## run A
==> flow/design.v (excerpt) <==
module reflex_core (
    input wire clk,                   
    input wire rst_n,                 
    input wire signed [15:0] z_pos,   
    input wire signed [15:0] z_vel,   
    input wire signed [15:0] kp_gain,
    input wire signed [15:0] kd_gain,
    input wire signed [15:0] vel_threshold,  
    output reg signed [15:0] u_out,   
    output reg guardian_active        
);
==> flow/config.mk <==
export PLATFORM = sky130hd
export DESIGN_NAME = reflex_core
export DESIGN_NICKNAME = reflex_core
export VERILOG_FILES = /design/flow/design.v
export SDC_FILE = /design/flow/constraint.sdc
export NUM_CORES = 4
export LEC_CHECK = 0
export CAP_MARGIN = 20
export CORE_MARGIN = 2
export CORE_UTILIZATION = 42
export SLEW_MARGIN = 20
==> flow/constraint.sdc <==
create_clock -name core_clock -period 7.78 [get_ports {clk}]
set_input_delay 1.5560 -clock core_clock [delete_from_list [all_inputs] [get_ports {clk}]]
set_output_delay 1.5560 -clock core_clock [all_outputs]
set_load 0.01 [all_outputs]
run.sh (not shown) runs the stock make flow with config.mk's settings and CLKGATE_MAP_FILE=.
Run A closes out successfully: all stages finished, all timing, DRC and antenna checks passed.
Setup changes, run A to run B
- CORE_UTILIZATION now 40, was 42
- the clock period (ns, I/O delays scaled along) now 10.3, was 7.78
## What came out
- The depth of the critical timing path with buffers and inverters included of run B is lower than that of run A.
- Run B against run A: wire length of the first global-routing pass decreased 3500 um, fraction of met1 tracks used by global routing moved down, growth of design area from synthesis to finish now smaller.
- Standard cell with the maximum stage delay on the critical path = sky130_fd_sc_hd__clkdlybuf4s50_1: run B; standard cell with the maximum stage delay on the critical path = sky130_fd_sc_hd__fa_1: run A
- The count of filler cells inserted in the layout reported for run B is greater than that of run A by 589.
- In run B, met2 routing resource usage after global routing is lower than in run A.
- Run B | status: complete | timing, DRC, antenna: pass
- Setup slack in run B is larger than in run A.
- A worst setup path endpoint of d_term[25] is what run B shows, while d_term[30] belongs to run A.
Setup changes, run B to run C
- swapping 10.3 for 8.0 in the clock period (ns, I/O delays scaled along)
==> results <==
- Against run B as the reference, run C delivers a higher post-placement cell area.
- The higher post-layout worst setup margin of run C and run B is in run B.
- Note that the area of all placed cells without fillers recorded for run C amounts to 1.07 times the value seen in run B.
- Re aggregate global-route resource usage: run B was lower than run C.
- Period utilization (run C over run B): increase, 8.5 points
What run D does differently from run C at the input level:
- CORE_UTILIZATION: 40 -> 66
- the clock period (ns, I/O delays scaled along): 8.0 -> 6.32
==> results <==
- Worst hold slack across all endpoints delta (run D − run C): favourable
- Going from run C to run D, number of cell instances on the worst register-to-register path grows by 1.
- Although run D finished all stages, its layout failed final checks on setup timing.
- Looking at setup slack, run D sits 920 ps below run C.
- Sort run C and run D by fraction of area in non-clock buffers asc -> top: run C


reflex_core again, from the RTL that the note above started with.
make LEC_CHECK=0 CAP_MARGIN=20 CORE_MARGIN=10 CORE_UTILIZATION=71 SLEW_MARGIN=5 TNS_END_PERCENT=30 finish   # period 13.1 ns
The first run completed with no timing, DRC or antenna violations.
Then changed:
Settings changed: CORE_MARGIN 10 to 2, CORE_UTILIZATION 71 to 72, SETUP_SLACK_MARGIN set to 1.85, SLEW_MARGIN 5 to 20, TNS_END_PERCENT 30 to not set.
Clock period 13.1 ns to 6.32 ns, I/O delays scaled along.
=>
- Now the flow stopped in global routing
- die size fell by 16%
- synthesized area is unchanged
- synthesized cell count stays the same
Then changed:
Settings changed: CORE_UTILIZATION 72 to 66, SETUP_SLACK_MARGIN 1.85 to 1.58.
Clock period 6.32 ns to 6.47 ns, I/O delays scaled along.
After rerunning: This time the run ran to the end with violations: setup timing. Synthesized cell count is unchanged. Die area came out higher by 8.9%. Synthesized area is unchanged.
Then changed:
Settings changed: CORE_UTILIZATION 66 to 71, SETUP_SLACK_MARGIN 1.58 to 1.87.
Clock period 6.47 ns to 6.32 ns, I/O delays scaled along.
What happened: Now the flow never finished: it broke off in global routing (GRT-0232); die size drops by 6.9%; synthesized cell count is unchanged; area after synthesis does not change.


old:
Starting RTL as in the previous note.
Settings: LEC_CHECK=0, ABC_AREA=0, CAP_MARGIN=20, CORE_ASPECT_RATIO=1.31, CORE_MARGIN=10, CORE_UTILIZATION=63, CTS_CLUSTER_DIAMETER=233, CTS_CLUSTER_SIZE=98, HOLD_SLACK_MARGIN=0.15, MAX_ROUTING_LAYER=met4, MIN_ROUTING_LAYER=met1, SETUP_SLACK_MARGIN=-0.39, SLEW_MARGIN=20, TNS_END_PERCENT=35; clock period 7.92 ns.
old: all stages done; final checks FAILED (setup timing).
Modified inputs, new compared to old
- CTS_CLUSTER_SIZE no longer set, was 98
- CORE_UTILIZATION now 52, was 63
- HOLD_SLACK_MARGIN no longer set, was 0.15
- TNS_END_PERCENT no longer set, was 35
- MIN_ROUTING_LAYER no longer set, was met1
- MAX_ROUTING_LAYER no longer set, was met4
- SETUP_SLACK_MARGIN no longer set, was -0.39
- ABC_AREA no longer set, was 0
- CORE_MARGIN now 2, was 10
- CORE_ASPECT_RATIO no longer set, was 1.31
- CTS_CLUSTER_DIAMETER no longer set, was 233
- the clock period (ns, I/O delays scaled along) now 6.72, was 7.92
new ran in full, but the layout does not pass; the checks complain about setup timing.
Re core utilization of the finished layout: old and new aren't equal, and the lower value belongs to new.
new vs old, die extent in x went up by 30 µm.
Against old, number of non-clock buffers in new rose by more than half.
Compared with old, in new area of the chip grew by about 4%, final critical-path share of the clock period rose 1.5 points, synthesis area per yosys essentially unchanged.


reflex_core again, from the RTL that the note above started with.
==> flow/design.v (excerpt) <==
module reflex_core (
    input wire clk,                   
    input wire rst_n,                 
    input wire signed [15:0] z_pos,   
    input wire signed [15:0] z_vel,   
    input wire signed [15:0] kp_gain,
    input wire signed [15:0] kd_gain,
    input wire signed [15:0] vel_threshold,  
    output reg signed [15:0] u_out,   
    output reg guardian_active        
);
make LEC_CHECK=0 ABC_AREA=1 CAP_MARGIN=20 CORE_MARGIN=2 CORE_UTILIZATION=72 CTS_CLUSTER_DIAMETER=247 CTS_CLUSTER_SIZE=99 PLACE_DENSITY=0.39 SLEW_MARGIN=20 finish   # period 6.4 ns
The baseline did not get past 5_1_grt.
Edit:
Settings changed: ABC_AREA 1 to default, CORE_UTILIZATION 72 to 40, CTS_CLUSTER_DIAMETER 247 to default, CTS_CLUSTER_SIZE 99 to default, PLACE_DENSITY 0.39 to default.
Clock period 6.4 ns to 7.78 ns, I/O delays scaled along.
=> This time the run completed with no timing, DRC or antenna violations. Synthesized cell count went down by about a fifth. Synthesized area decreases by a few percent. Die area increases by well over a third.
Edit:
Settings changed: CORE_UTILIZATION 40 to 68, CTS_CLUSTER_SIZE from default to 99, PLACE_DENSITY from default to 0.41.
Clock period 7.78 ns to 6.72 ns, I/O delays scaled along.
What happened: The changed run completed, yet does not pass: negative setup slack. Core utilization came out higher by 38 points. Die size came out lower by about 40%.
Edit:
Settings changed: CORE_UTILIZATION 68 to 52, PLACE_DENSITY 0.41 to default.
Clock period 6.72 ns to 5.93 ns, I/O delays scaled along.
The new run finished but failed the layout checks on negative setup slack; sequential cell count does not change; utilization is lower by 17 points; area after synthesis stays the same.
Edit:
Settings changed: CORE_UTILIZATION 52 to 65, CTS_CLUSTER_SIZE 99 to default, SETUP_SLACK_MARGIN from default to -0.38.
Clock period 5.93 ns to 3.72 ns, I/O delays scaled along.
Effect:
- The new run ran to the end with violations: negative setup slack
- cell count came out lower by 2.4%
- clock-buffer cell count went up by 1
- final area rises by 0.68%
- utilization grows by 17 points
Edit:
Settings changed: CORE_UTILIZATION 65 to 64, SETUP_SLACK_MARGIN -0.38 to 1.44.
Clock period 3.72 ns to 5.43 ns, I/O delays scaled along.
Effect: The changed run finished but failed the layout checks on negative setup slack. Worst setup slack improves by 1300 ps. Final area is higher by 2.4%. Global-route usage is higher by 0.68 points. Utilization is higher by 1.5 points. Via count is higher by 3.5%. Worst hold slack improves by 370 ps. Sequential cell count does not change. Count of clock-buffer cells in the layout is lower by 1.


== lagoon ==
reflex_core again, from the RTL that the note above started with.
clock: 7.92 ns
lec_check: 0
abc_area: 0
cap_margin: 20
core_aspect_ratio: 0.5
core_margin: 10
core_utilization: 68
cts_cluster_diameter: 233
cts_cluster_size: 98
hold_slack_margin: -0.08
max_routing_layer: met4
min_routing_layer: met1
place_density_lb_addon: 0.3
setup_slack_margin: -0.39
slew_margin: 20
Status lagoon: flow complete, layout not clean - setup timing
#### Input delta (cedar over lagoon)
- CTS_CLUSTER_SIZE removed (was 98)
- GPL_TIMING_DRIVEN newly set to 0
- CAP_MARGIN changed from 20 to 0
- CORE_UTILIZATION changed from 68 to 62
- CORE_MARGIN changed from 10 to 9
- PLACE_DENSITY newly set to 0.89
- MIN_ROUTING_LAYER changed from met1 to met2
- PLACE_DENSITY_LB_ADDON removed (was 0.3)
- SLEW_MARGIN changed from 20 to 10
- CTS_CLUSTER_DIAMETER changed from 233 to 108
- HOLD_SLACK_MARGIN removed (was -0.08)
- CORE_ASPECT_RATIO changed from 0.5 to 0.68
- TNS_END_PERCENT newly set to 85
- GPL_ROUTABILITY_DRIVEN newly set to 1
- CELL_PAD_IN_SITES_DETAIL_PLACEMENT newly set to 1
### Flow results
- cedar did not finish; a tool error ended it in global routing.
- Per the comparison of cedar with lagoon, die area picked up an extra about 6%, die height picked up an extra about 18%.
- Relative to lagoon, horizontal die dimension has gone down in cedar.
- lagoon → cedar: worst setup slack before clock tree synthesis went down 1.74 ns, core utilization at floorplan has decreased.
- Flip-flop and latch count after synthesis came out exactly the same in lagoon and cedar.
- In terms of synthesized-area fraction occupied by and/or/nand/nor cells, cedar and lagoon differ only marginally.
### cedar -> quartz
- removing CELL_PAD_IN_SITES_DETAIL_PLACEMENT (formerly 1)
- removing MAX_ROUTING_LAYER (formerly met4)
- removing ABC_AREA (formerly 0)
- changing CAP_MARGIN from 0 to 20
- changing CORE_UTILIZATION from 62 to 72
- changing SLEW_MARGIN from 10 to 20
- removing GPL_ROUTABILITY_DRIVEN (formerly 1)
- changing CTS_CLUSTER_DIAMETER from 108 to 395
- changing CORE_MARGIN from 9 to 2
- removing MIN_ROUTING_LAYER (formerly met2)
- removing TNS_END_PERCENT (formerly 85)
- changing PLACE_DENSITY from 0.89 to 0.36
- removing GPL_TIMING_DRIVEN (formerly 0)
- removing CORE_ASPECT_RATIO (formerly 0.68)
- changing the clock period (ns, I/O delays scaled along) from 7.92 to 6.47
Findings:
cedar → quartz: post-placement setup slack rose 0.71 ns; placement row count rose 8; post-synthesis simple-gate area fraction about even; post-synthesis area per instance about even; number of gates resized after cts rose about 23%.
Diff cedar -> quartz: die height now sits higher, chip area now sits lower, adder-cell area share of the yosys netlist now sits at about the same level.
Relative to cedar, the fraction of the core area occupied by cells at floorplan of quartz is higher by 9.9 points.
quartz: complete, dirty (setup timing)
Comparing quartz with cedar, the clock tree buffer depth came out essentially unchanged.
Going from cedar to quartz, cell count after placement grew by a few percent.
> inputs changed (quartz -> harbor)
- removing CTS_CLUSTER_DIAMETER (formerly 395)
- removing PLACE_DENSITY (formerly 0.36)
- setting PLACE_DENSITY_LB_ADDON to 0.24 for the first time
Findings:
- Although harbor finished all stages, its layout failed final checks on setup timing.
- Diff quartz -> harbor: number of instances resized during post-cts repair lower; routed wirelength normalized by instance count lower; total number of vias lower; routed wire length lower.
- harbor against quartz: sum of net half-perimeters after detailed placement fell 4.2%, post-route clock period utilization saw a decrease.
- There was hardly any difference in sequential share of cell area between harbor and quartz.
- For harbor, the last element of the critical path was d_term[29]$_DFF_PN0_, unlike quartz, where it was d_term[28]$_DFF_PN0_.


The RTL this note starts from:
==> flow/design.v <==
module reflex_core (
    input wire clk,                   
    input wire rst_n,                 
    input wire signed [15:0] z_pos,   
    input wire signed [15:0] z_vel,   
    input wire signed [15:0] kp_gain,
    input wire signed [15:0] kd_gain,
    input wire signed [15:0] vel_threshold,  
    output reg signed [15:0] u_out,   
    output reg guardian_active        
);
    reg signed [31:0] p_term;
    reg signed [31:0] d_term;
    reg signed [31:0] raw_sum;
    localparam signed [15:0] MAX_OUT = 16'd2000;   
    localparam signed [15:0] MIN_OUT = -16'd2000;  
    always @(posedge clk or negedge rst_n) begin
        if (!rst_n) begin
            u_out <= 16'd0;
            guardian_active <= 1'b0;
            p_term <= 32'd0;
            d_term <= 32'd0;
        end else begin
            if (($signed(z_vel) > $signed(vel_threshold)) || 
                ($signed(z_vel) < -$signed(vel_threshold))) begin
                guardian_active <= 1'b1;
                d_term <= z_vel * (kd_gain <<< 1); 
            end else begin
                guardian_active <= 1'b0;
                d_term <= z_vel * kd_gain;
            end
            p_term <= z_pos * kp_gain;  
            raw_sum = -(p_term + d_term); 
            if (raw_sum > MAX_OUT) 
                u_out <= MAX_OUT;
            else if (raw_sum < MIN_OUT) 
                u_out <= MIN_OUT;
            else
                u_out <= raw_sum[15:0];  
        end
    end
endmodule
export LEC_CHECK = 0
export ABC_AREA = 0
export CAP_MARGIN = 0
export CELL_PAD_IN_SITES_DETAIL_PLACEMENT = 1
export CORE_ASPECT_RATIO = 1.78
export CORE_MARGIN = 9
export CORE_UTILIZATION = 62
export CTS_CLUSTER_DIAMETER = 108
export GPL_ROUTABILITY_DRIVEN = 1
export GPL_TIMING_DRIVEN = 0
export MAX_ROUTING_LAYER = met4
export MIN_ROUTING_LAYER = met2
export PLACE_DENSITY = 0.89
export SETUP_SLACK_MARGIN = -0.39
export SLEW_MARGIN = 10
export TNS_END_PERCENT = 85
create_clock -name core_clock -period 7.92 [get_ports {clk}]
The starting point never finished: it broke off in global routing (5_1_grt).
Edit:
==> flow/config.mk (replaced) <==
export PLATFORM = sky130hd
export DESIGN_NAME = reflex_core
export DESIGN_NICKNAME = reflex_core
export VERILOG_FILES = /design/flow/design.v
export SDC_FILE = /design/flow/constraint.sdc
export NUM_CORES = 4
export LEC_CHECK = 0
export ABC_AREA = 0
export CAP_MARGIN = 20
export CORE_ASPECT_RATIO = 1.78
export CORE_MARGIN = 10
export CORE_UTILIZATION = 34
export CTS_CLUSTER_DIAMETER = 233
export HOLD_SLACK_MARGIN = 0.15
export MAX_ROUTING_LAYER = met4
export MIN_ROUTING_LAYER = met2
export PLACE_DENSITY_LB_ADDON = 0.22
export SETUP_SLACK_MARGIN = -0.39
export SLEW_MARGIN = 20
After rerunning: The new run finished with setup timing left. Die size came out higher by 77%. Synthesized cell count stays the same. Synthesized area does not change.
Edit:
--- a/flow/config.mk
+++ b/flow/config.mk
@@ -8,12 +8,15 @@
 export ABC_AREA = 0
-export CAP_MARGIN = 20
+export CAP_MARGIN = 0
+export CELL_PAD_IN_SITES_DETAIL_PLACEMENT = 1
 export CORE_ASPECT_RATIO = 1.78
 export CORE_MARGIN = 10
-export CORE_UTILIZATION = 34
+export CORE_UTILIZATION = 62
 export CTS_CLUSTER_DIAMETER = 233
-export HOLD_SLACK_MARGIN = 0.15
+export GPL_ROUTABILITY_DRIVEN = 1
+export GPL_TIMING_DRIVEN = 0
 export MAX_ROUTING_LAYER = met4
 export MIN_ROUTING_LAYER = met2
-export PLACE_DENSITY_LB_ADDON = 0.22
+export PLACE_DENSITY = 0.89
 export SETUP_SLACK_MARGIN = -0.39
-export SLEW_MARGIN = 20
+export SLEW_MARGIN = 10
+export TNS_END_PERCENT = 85
What happened:
- The new run stopped in global routing (5_1_grt) with GRT-0116
- die area fell by 42%
- area after synthesis does not change
- synthesized cell count stays the same


Setup of job 9039:
RTL: the design.v shown in full above, as it stands there.
==> flow/config.mk <==
export PLATFORM = sky130hd
export DESIGN_NAME = reflex_core
export DESIGN_NICKNAME = reflex_core
export VERILOG_FILES = /design/flow/design.v
export SDC_FILE = /design/flow/constraint.sdc
export NUM_CORES = 4
export LEC_CHECK = 0
export ABC_AREA = 0
export CAP_MARGIN = 20
export CORE_ASPECT_RATIO = 1.78
export CORE_MARGIN = 2
export CORE_UTILIZATION = 72
export CTS_CLUSTER_DIAMETER = 53
export HOLD_SLACK_MARGIN = 0.15
export MAX_ROUTING_LAYER = met4
export MIN_ROUTING_LAYER = met1
export PLACE_DENSITY_LB_ADDON = 0.0
export SETUP_SLACK_MARGIN = 1.3
export SLEW_MARGIN = 20
export TNS_END_PERCENT = 15
==> flow/constraint.sdc <==
create_clock -name core_clock -period 4.52 [get_ports {clk}]
set_input_delay 0.9040 -clock core_clock [delete_from_list [all_inputs] [get_ports {clk}]]
set_output_delay 0.9040 -clock core_clock [all_outputs]
set_load 0.01 [all_outputs]
Job 9039 did not make it past 5_1_grt, where a tool error ended it.
Input changes introduced in job 5174 (baseline for comparison: job 9039):
- a change of HOLD_SLACK_MARGIN from 0.15 to -0.09
- a change of PLACE_DENSITY_LB_ADDON from 0.0 to 0.22
- a change of CORE_ASPECT_RATIO from 1.78 to 0.92
- a change of SETUP_SLACK_MARGIN from 1.3 to -0.39
- a deleted TNS_END_PERCENT that had been 15
- a change of CTS_CLUSTER_DIAMETER from 53 to 233
- a change of the clock period (ns, I/O delays scaled along) from 4.52 to 6.71
- The run showing the greater y dimension of the die is job 9039.
- Comparing job 5174 against job 9039, there is no change at all in cell area after synthesis.
- Job 5174 against job 9039: floorplan row count went down by about 28%; count of cells resized by post-cts repair down 68%; cell total in the yosys stat output neither gained nor lost much; number of hold buffers added after CTS level.
- Area enclosed by the die boundary delta (job 5174 -> job 9039): insignificant
- The pre-placement core utilization on job 9039 is in line with that on job 5174.
- Higher count of buffers added by post-CTS timing repair for setup was reported by job 9039, not job 5174.
- The flow completed for job 5174, but it is not clean: the layout still shows negative setup slack.
diff inputs: job 5174 => job 5995
- PLACE_DENSITY_LB_ADDON no longer set, was 0.22
- CTS_CLUSTER_DIAMETER now 361, was 233
- PLACE_DENSITY now 0.38, previously not set
- CTS_CLUSTER_SIZE now 51, previously not set
- the clock period (ns, I/O delays scaled along) now 5.96, was 6.71
[summary]
No crash in job 5995: every stage finished, but the layout fails its final checks due to negative setup slack. Job 5995 vs. job 5174: routed length per instance increased 6.0 um. Layout clock buffer count for job 5995 is higher than for job 5174. The run showing the greater worst endpoint required time is job 5174. Number of failing hold endpoints at the final stage came out exactly the same in job 5174 and job 5995. Lower final clock period utilization by the worst path goes to job 5174 over job 5995.
Setup changes, job 5995 to job 2035
- changing PLACE_DENSITY from 0.38 to 0.37
- changing CTS_CLUSTER_SIZE from 51 to 81
- changing CTS_CLUSTER_DIAMETER from 361 to 233
- changing the clock period (ns, I/O delays scaled along) from 5.96 to 6.26
[summary]
Job 2035 ran in full, but the layout does not pass; the checks complain about negative setup slack.
Job 2035 vs. job 5995: routed length on met2 decreased 22%; non-clock buffer count has decreased; sequential share of layout area saw an increase; fraction of the cycle the final worst path needs fell 18 points; routed length on met3 saw a decrease.
Delta(detail-routed net length per standard cell, job 2035 - job 5995) < 0
Final cell area: job 2035 below job 5995
Re count of buffers from port buffering: no difference whatsoever between job 5995 and job 2035.
What job 4647 does differently from job 2035 at the input level:
- changing PLACE_DENSITY from 0.37 to 0.95
==> comparison <==
- Adder and majority cell fraction of the synthesized area: job 2035 vs job 4647 identical
- Diff job 4647..job 2035 | yosys synthesis chip area | unchanged
- Diff job 2035 -> job 4647: number of buffers inserted by post-CTS setup repair rose by about 40%, proportion of register bits with asynchronous set or reset after synthesis essentially unchanged, total placed cells including tap cells went up.
- Tool error GRT-0116 stopped job 4647 during 5_1_grt; no final results.
- Job 4647 vs. job 2035: placeable core region comparable; mean post-synth cell area comparable; worst setup timing slack at the placement stage now smaller.
